Setup of wip/pepper:
// CONV
module  CONV(
	input	wire				clk,
	input	wire				reset,
	output reg 				busy,	
	input	wire				ready,	
	output reg [11:0]	iaddr,
	input	wire [19:0] idata, 		 
	output reg	 			cwr,
	output reg [11:0]	caddr_wr,
	output reg [19:0]	cdata_wr,  
	output reg	 			crd,
	output reg [11:0]	caddr_rd, 
	input	wire [19:0]	cdata_rd,  
	output reg [2:0] 	csel	 
);
	localparam [19:0] KERNEL_0_0 = 20'h0A89E;
	localparam [19:0] KERNEL_0_1 = 20'h092D5;
	localparam [19:0] KERNEL_0_2 = 20'h06D43;
	localparam [19:0] KERNEL_0_3 = 20'h01004;
	localparam [19:0] KERNEL_0_4 = 20'hF8F71;
	localparam [19:0] KERNEL_0_5 = 20'hF6E54;
	localparam [19:0] KERNEL_0_6 = 20'hFA6D7;
	localparam [19:0] KERNEL_0_7 = 20'hFC834;
	localparam [19:0] KERNEL_0_8 = 20'hFAC19;
	localparam [19:0] KERNEL_1_0 = 20'hFDB55;
	localparam [19:0] KERNEL_1_1 = 20'h02992;
	localparam [19:0] KERNEL_1_2 = 20'hFC994;
	localparam [19:0] KERNEL_1_3 = 20'h050FD;
	localparam [19:0] KERNEL_1_4 = 20'h02F20;
	localparam [19:0] KERNEL_1_5 = 20'h0202D;
	localparam [19:0] KERNEL_1_6 = 20'h03BD7;
	localparam [19:0] KERNEL_1_7 = 20'hFD369;
	localparam [19:0] KERNEL_1_8 = 20'h05E68;
	parameter [19:0] BIAS_0 = 20'h01310;
	parameter [19:0] BIAS_1 = 20'hF7295;
	reg [20:0] 	ma;
	reg [19:0]	mb;
	reg  				me;
	wire [40:0] mo;
	wire 				mv;
	multi_div
	#(
	  .SIZE_A(21),
	  .SIZE_B(20),
	  .SIGNED(1),
	  .STEP_SIZE(1) 
	) multi_u1(
	  .clk(clk),.reset(reset),
  ...
For scale: roughly 2300 cells after synthesis, about 290 flip-flops, ~110 I/O pins, roughly 0.020 mm² of cells after synthesis.
==> flow/config.mk <==
export PLATFORM = sky130hd
export DESIGN_NAME = CONV
export DESIGN_NICKNAME = CONV
export VERILOG_FILES = /design/flow/design.v
export SDC_FILE = /design/flow/constraint.sdc
export NUM_CORES = 4
export LEC_CHECK = 0
export CAP_MARGIN = 20
export CORE_MARGIN = 2
export CORE_UTILIZATION = 72
export CTS_CLUSTER_DIAMETER = 230
export PLACE_DENSITY = 0.65
export SETUP_SLACK_MARGIN = -0.65
export SLEW_MARGIN = 20
==> flow/constraint.sdc <==
create_clock -name core_clock -period 8.35 [get_ports {clk}]
set_input_delay 1.6700 -clock core_clock [delete_from_list [all_inputs] [get_ports {clk}]]
set_output_delay 1.6700 -clock core_clock [all_outputs]
set_load 0.01 [all_outputs]
run.sh (not shown) runs the stock make flow with config.mk's settings and CLKGATE_MAP_FILE=.
### wip/pepper -> wip/zinc
Settings: an added CTS_CLUSTER_SIZE of 35; an added TNS_END_PERCENT of 5; a change of SETUP_SLACK_MARGIN from -0.65 to 0.96; a deleted CTS_CLUSTER_DIAMETER that had been 230; a deleted PLACE_DENSITY that had been 0.65; a change of CORE_UTILIZATION from 72 to 69; a change of the clock period (ns, I/O delays scaled along) from 8.35 to 3.23.
### Flow results
Although wip/zinc finished all stages, its layout failed final checks on negative setup slack.
Summary: with wip/pepper as the reference, number of violations reported at the end of detailed-routing iteration 0 in wip/zinc moved up by more than half.
Re synthesized cell count: no difference whatsoever between wip/zinc and wip/pepper.
In wip/zinc, the multi-input logic portion of the cell area came out 0.22 points above the value in wip/pepper.
For wip/ember, these inputs were changed with respect to wip/zinc:
Settings: GPL_TIMING_DRIVEN: unset -> 0; SETUP_SLACK_MARGIN: 0.96 -> 1.87; CORE_UTILIZATION: 69 -> 40; MIN_ROUTING_LAYER: unset -> met1; TNS_END_PERCENT: 5 -> 50; CTS_CLUSTER_SIZE: 35 -> unset; GPL_ROUTABILITY_DRIVEN: unset -> 0; MAX_ROUTING_LAYER: unset -> met4; SLEW_MARGIN: 20 -> 10; the clock period (ns, I/O delays scaled along): 3.23 -> 10.0.
[summary]
The flow did not stop early for wip/ember: all stages ran, and the layout cleared the timing, design-rule and antenna checks.
met4 as the uppermost layer routed was reported by wip/ember, and met5 by wip/zinc.
wip/zinc ended up with reg -> reg as its path type of the worst setup path; wip/ember ended up with in -> reg.
Comparing wip/ember and wip/zinc, met1 demand-to-capacity share in global routing is higher on wip/zinc.
The higher worst endpoint data arrival time came out of wip/ember.
Relative to wip/zinc, wip/ember improves total power consumption of the routed design.
Changes observed in wip/ember relative to wip/zinc: share of total power in combinational logic -8.9 points; layout net count lost 75; maximum clock skew at final layout now larger; worst setup margin higher.

== run 1 ==
Starting RTL as in the previous note.
export LEC_CHECK = 0
export CAP_MARGIN = 15
export CELL_PAD_IN_SITES_GLOBAL_PLACEMENT = 0
export CORE_ASPECT_RATIO = 1.13
export CORE_MARGIN = 2
export CORE_UTILIZATION = 72
export CTS_CLUSTER_SIZE = 24
export GPL_TIMING_DRIVEN = 1
export HOLD_SLACK_MARGIN = -0.06
export MAX_ROUTING_LAYER = met4
export SETUP_SLACK_MARGIN = -0.17
export SLEW_MARGIN = 35
export TNS_END_PERCENT = 5
create_clock -name core_clock -period 1.72 [get_ports {clk}]
Run 1: it failed during clock tree synthesis (4_1_cts), and the tool reported DPL-0038.
Edits applied to the flow inputs when going from run 1 to run 2:
Settings: CELL_PAD_IN_SITES_GLOBAL_PLACEMENT removed (was 0); SLEW_MARGIN changed from 35 to 20; SETUP_SLACK_MARGIN changed from -0.17 to -0.65; TNS_END_PERCENT removed (was 5); CTS_CLUSTER_SIZE removed (was 24); GPL_TIMING_DRIVEN removed (was 1); CORE_ASPECT_RATIO removed (was 1.13); HOLD_SLACK_MARGIN removed (was -0.06); MAX_ROUTING_LAYER removed (was met4); CAP_MARGIN changed from 15 to 20; the clock period (ns, I/O delays scaled along) changed from 1.72 to 8.35.
Findings:
The final layout from run 2, which completed every stage, passed the timing, design-rule and antenna checks at the end of the flow.
Run 1: aborted in clock tree synthesis (4_1_cts) (tool error)
Changes observed in run 2 relative to run 1: number of different library cells in the post-synthesis netlist roughly the same; die outline width rose about 6%; synthesized-area fraction occupied by and/or/nand/nor cells flat.
Overall die area of run 1 is on par with run 2.
On parity-gate share of the synthesized area counting xor and xnor cells, run 1 and run 2 are neck and neck.
STATUS half-perimeter wire length of the detailed placement result: run 2 wins against run 1
Taking run 1 as the reference, in run 2 pre-CTS setup slack picked up an extra 4.32 ns; final weighted congestion in routability-driven placement lost 0.081; post-place instance area lost 19%; sequential cell area fraction in the yosys report neither gained nor lost much; chip height lost 5.8%.
Edits applied to the flow inputs when going from run 2 to run 3:
Settings: CTS_CLUSTER_SIZE now 38, previously not set; SETUP_SLACK_MARGIN no longer set, was -0.65; MAX_ROUTING_LAYER now met4, previously not set; CORE_UTILIZATION now 68, was 72; the clock period (ns, I/O delays scaled along) now 4.72, was 8.35.
[summary]
Run 3 | status: complete | timing, DRC, antenna: pass. Cell area | run 3 vs run 2 | run 3 larger. On run 3: clock network power is about 80% higher than what run 2 gave. Summed negative setup slack over all endpoints came out exactly the same in run 3 and run 2. Run 3 has core utilization below what run 2 had.
Edits applied to the flow inputs when going from run 3 to run 4:
Settings: CTS_CLUSTER_SIZE no longer set, was 38; MAX_ROUTING_LAYER no longer set, was met4; CORE_UTILIZATION now 40, was 68; the clock period (ns, I/O delays scaled along) now 5.77, was 4.72.
--- outcome ---
Summary — final non-filler cell area, run 4 relative to run 3: higher, by 2.1%.
Run 4: number of optimization iterations in the first detailed-route pass 1 below run 3
Run 4 vs. run 3: weighted congestion reported at the end of routability-driven placement shows a reduction of 0.0070, global-route usage over all layers decreased by 15 points relative to the old numbers, overall die area rose 68%.
Between run 4 and run 3, core utilization is higher for run 3, run 4 comes in under that.
Sequential share of layout area, run 4 and run 3, lower one = run 4.
Run 4 finished all stages; the layout is clean.
Between run 4 and run 3, the starting utilization of the core area is higher for run 3.
[run 4] number of non-clock buffers in the layout fell 5 relative to run 3
met1 demand-to-capacity share in global routing in run 4 is 18 points below run 3.

CONV again, from the RTL that the note above started with.
clock: 3.4 ns
lec_check: 0
cap_margin: 20
cell_pad_in_sites_global_placement: 0
core_aspect_ratio: 1.13
core_margin: 2
core_utilization: 71
cts_cluster_diameter: 30
gpl_timing_driven: 1
max_routing_layer: met4
place_density_lb_addon: 0.21
setup_slack_margin: 0.56
slew_margin: 10
tns_end_percent: 30
The starting point did not get past global routing (GRT-0232).
Next try:
Settings changed: CELL_PAD_IN_SITES_GLOBAL_PLACEMENT 0 to unset, CORE_ASPECT_RATIO 1.13 to unset, CORE_UTILIZATION 71 to 64, CTS_CLUSTER_DIAMETER 30 to unset, GPL_TIMING_DRIVEN 1 to unset, MAX_ROUTING_LAYER met4 to unset, PLACE_DENSITY_LB_ADDON 0.21 to unset, SETUP_SLACK_MARGIN 0.56 to unset, SLEW_MARGIN 10 to 20, TNS_END_PERCENT 30 to unset.
Clock period 3.4 ns to 4.85 ns, I/O delays scaled along.
The changed run finished with timing, DRC and antenna clean.
Synthesized area stays the same.
Synthesized cell count is unchanged.
Die area climbs by 11%.
Next try:
Settings changed: CORE_UTILIZATION 64 to 72, CTS_CLUSTER_DIAMETER set to 29, MAX_ROUTING_LAYER set to met4, SETUP_SLACK_MARGIN set to 0.33.
Clock period 4.85 ns to 3.33 ns, I/O delays scaled along.
Result:
- The new run never finished: it broke off in global routing, error GRT-0116
- die area decreases by 11%
- area after synthesis stays the same
- synthesized cell count does not change
Next try:
Settings changed: ABC_AREA set to 1, CTS_CLUSTER_DIAMETER 29 to unset, CTS_CLUSTER_SIZE set to 38, HOLD_SLACK_MARGIN set to -0.09, SETUP_SLACK_MARGIN 0.33 to 0.29.
Clock period 3.33 ns to 3.5 ns, I/O delays scaled along.
After rerunning:
- With this change the flow finished with timing, DRC and antenna clean
- synthesized area goes up by about 17%
- die size goes up by 16%
- synthesized cell count goes up by 56%
Next try:
Settings changed: ABC_AREA 1 to unset, CORE_UTILIZATION 72 to 11, CTS_CLUSTER_SIZE 38 to unset, HOLD_SLACK_MARGIN -0.09 to unset, MAX_ROUTING_LAYER met4 to unset, SETUP_SLACK_MARGIN 0.29 to unset.
Clock period 3.5 ns to 13.8 ns, I/O delays scaled along.
=>
- design area shrinks by 4.3%
- die size increases to 5.5 times its value
- power goes down by 79%
- synthesized area falls by 14%
Next try:
Settings changed: CORE_UTILIZATION 11 to 71, PLACE_DENSITY set to 0.36.
Clock period 13.8 ns to 3.23 ns, I/O delays scaled along.
Effect:
- The new run finished with negative setup slack left
- worst setup slack gets worse by 8.1 ns
- die area shrinks by 84%
- synthesized area stays the same
- sequential share of layout area grows by 1.3 points

Starting RTL as in the previous note.
clock: 3.23 ns
lec_check: 0
cap_margin: 20
core_margin: 2
core_utilization: 69
cts_cluster_size: 35
slew_margin: 20
The baseline finished but failed the layout checks on setup timing.
==> next run, changes <==
Settings changed: CELL_PAD_IN_SITES_GLOBAL_PLACEMENT from default to 0, CORE_ASPECT_RATIO from default to 1.13, CORE_UTILIZATION 69 to 72, CTS_CLUSTER_SIZE 35 to 24, GPL_TIMING_DRIVEN from default to 1, MAX_ROUTING_LAYER from default to met4, SETUP_SLACK_MARGIN from default to 0.27, SLEW_MARGIN 20 to 10, TNS_END_PERCENT from default to 30.
Clock period 3.23 ns to 2.32 ns, I/O delays scaled along.
What happened:
- This time the run never finished: it broke off in 4_1_cts with DPL-0038
- synthesized area does not change
- die area came out lower by about 4%
- synthesized cell count stays the same
==> next run, changes <==
Settings changed: CORE_UTILIZATION 72 to 71, CTS_CLUSTER_DIAMETER from default to 54, CTS_CLUSTER_SIZE 24 to 38, PLACE_DENSITY from default to 0.65, SETUP_SLACK_MARGIN 0.27 to 0.56.
Clock period 2.32 ns to 3.21 ns, I/O delays scaled along.
The changed run did not get past 5_1_grt.
Synthesized cell count does not change.
Die area rose by about 1.4%.
Area after synthesis stays the same.
==> next run, changes <==
Settings changed: CELL_PAD_IN_SITES_GLOBAL_PLACEMENT 0 to default, CORE_ASPECT_RATIO 1.13 to default, CORE_UTILIZATION 71 to 63, CTS_CLUSTER_DIAMETER 54 to default, CTS_CLUSTER_SIZE 38 to default, GPL_TIMING_DRIVEN 1 to default, MAX_ROUTING_LAYER met4 to default, PLACE_DENSITY 0.65 to default, SETUP_SLACK_MARGIN 0.56 to default, SLEW_MARGIN 10 to 20, TNS_END_PERCENT 30 to default.
Clock period 3.21 ns to 5.77 ns, I/O delays scaled along.
This time the run passed the timing, design-rule and antenna checks.
Die size rose by 12%.
Synthesized area stays the same.
Synthesized cell count does not change.
==> next run, changes <==
Settings changed: ABC_AREA from default to 1, CELL_PAD_IN_SITES_DETAIL_PLACEMENT from default to 2, CORE_MARGIN 2 to 4, CORE_UTILIZATION 63 to 40, GPL_ROUTABILITY_DRIVEN from default to 0, GPL_TIMING_DRIVEN from default to 1, MAX_ROUTING_LAYER from default to met4, MIN_ROUTING_LAYER from default to met2, SLEW_MARGIN 20 to 35, TNS_END_PERCENT from default to 50.
Clock period 5.77 ns to 10.0 ns, I/O delays scaled along.
Now the flow aborted during 5_1_grt.
Synthesized cell count goes up by 56%.
Die area goes up by 88%.
Area after synthesis goes up by 17%.
Power is estimated from default activity; no workload was simulated.
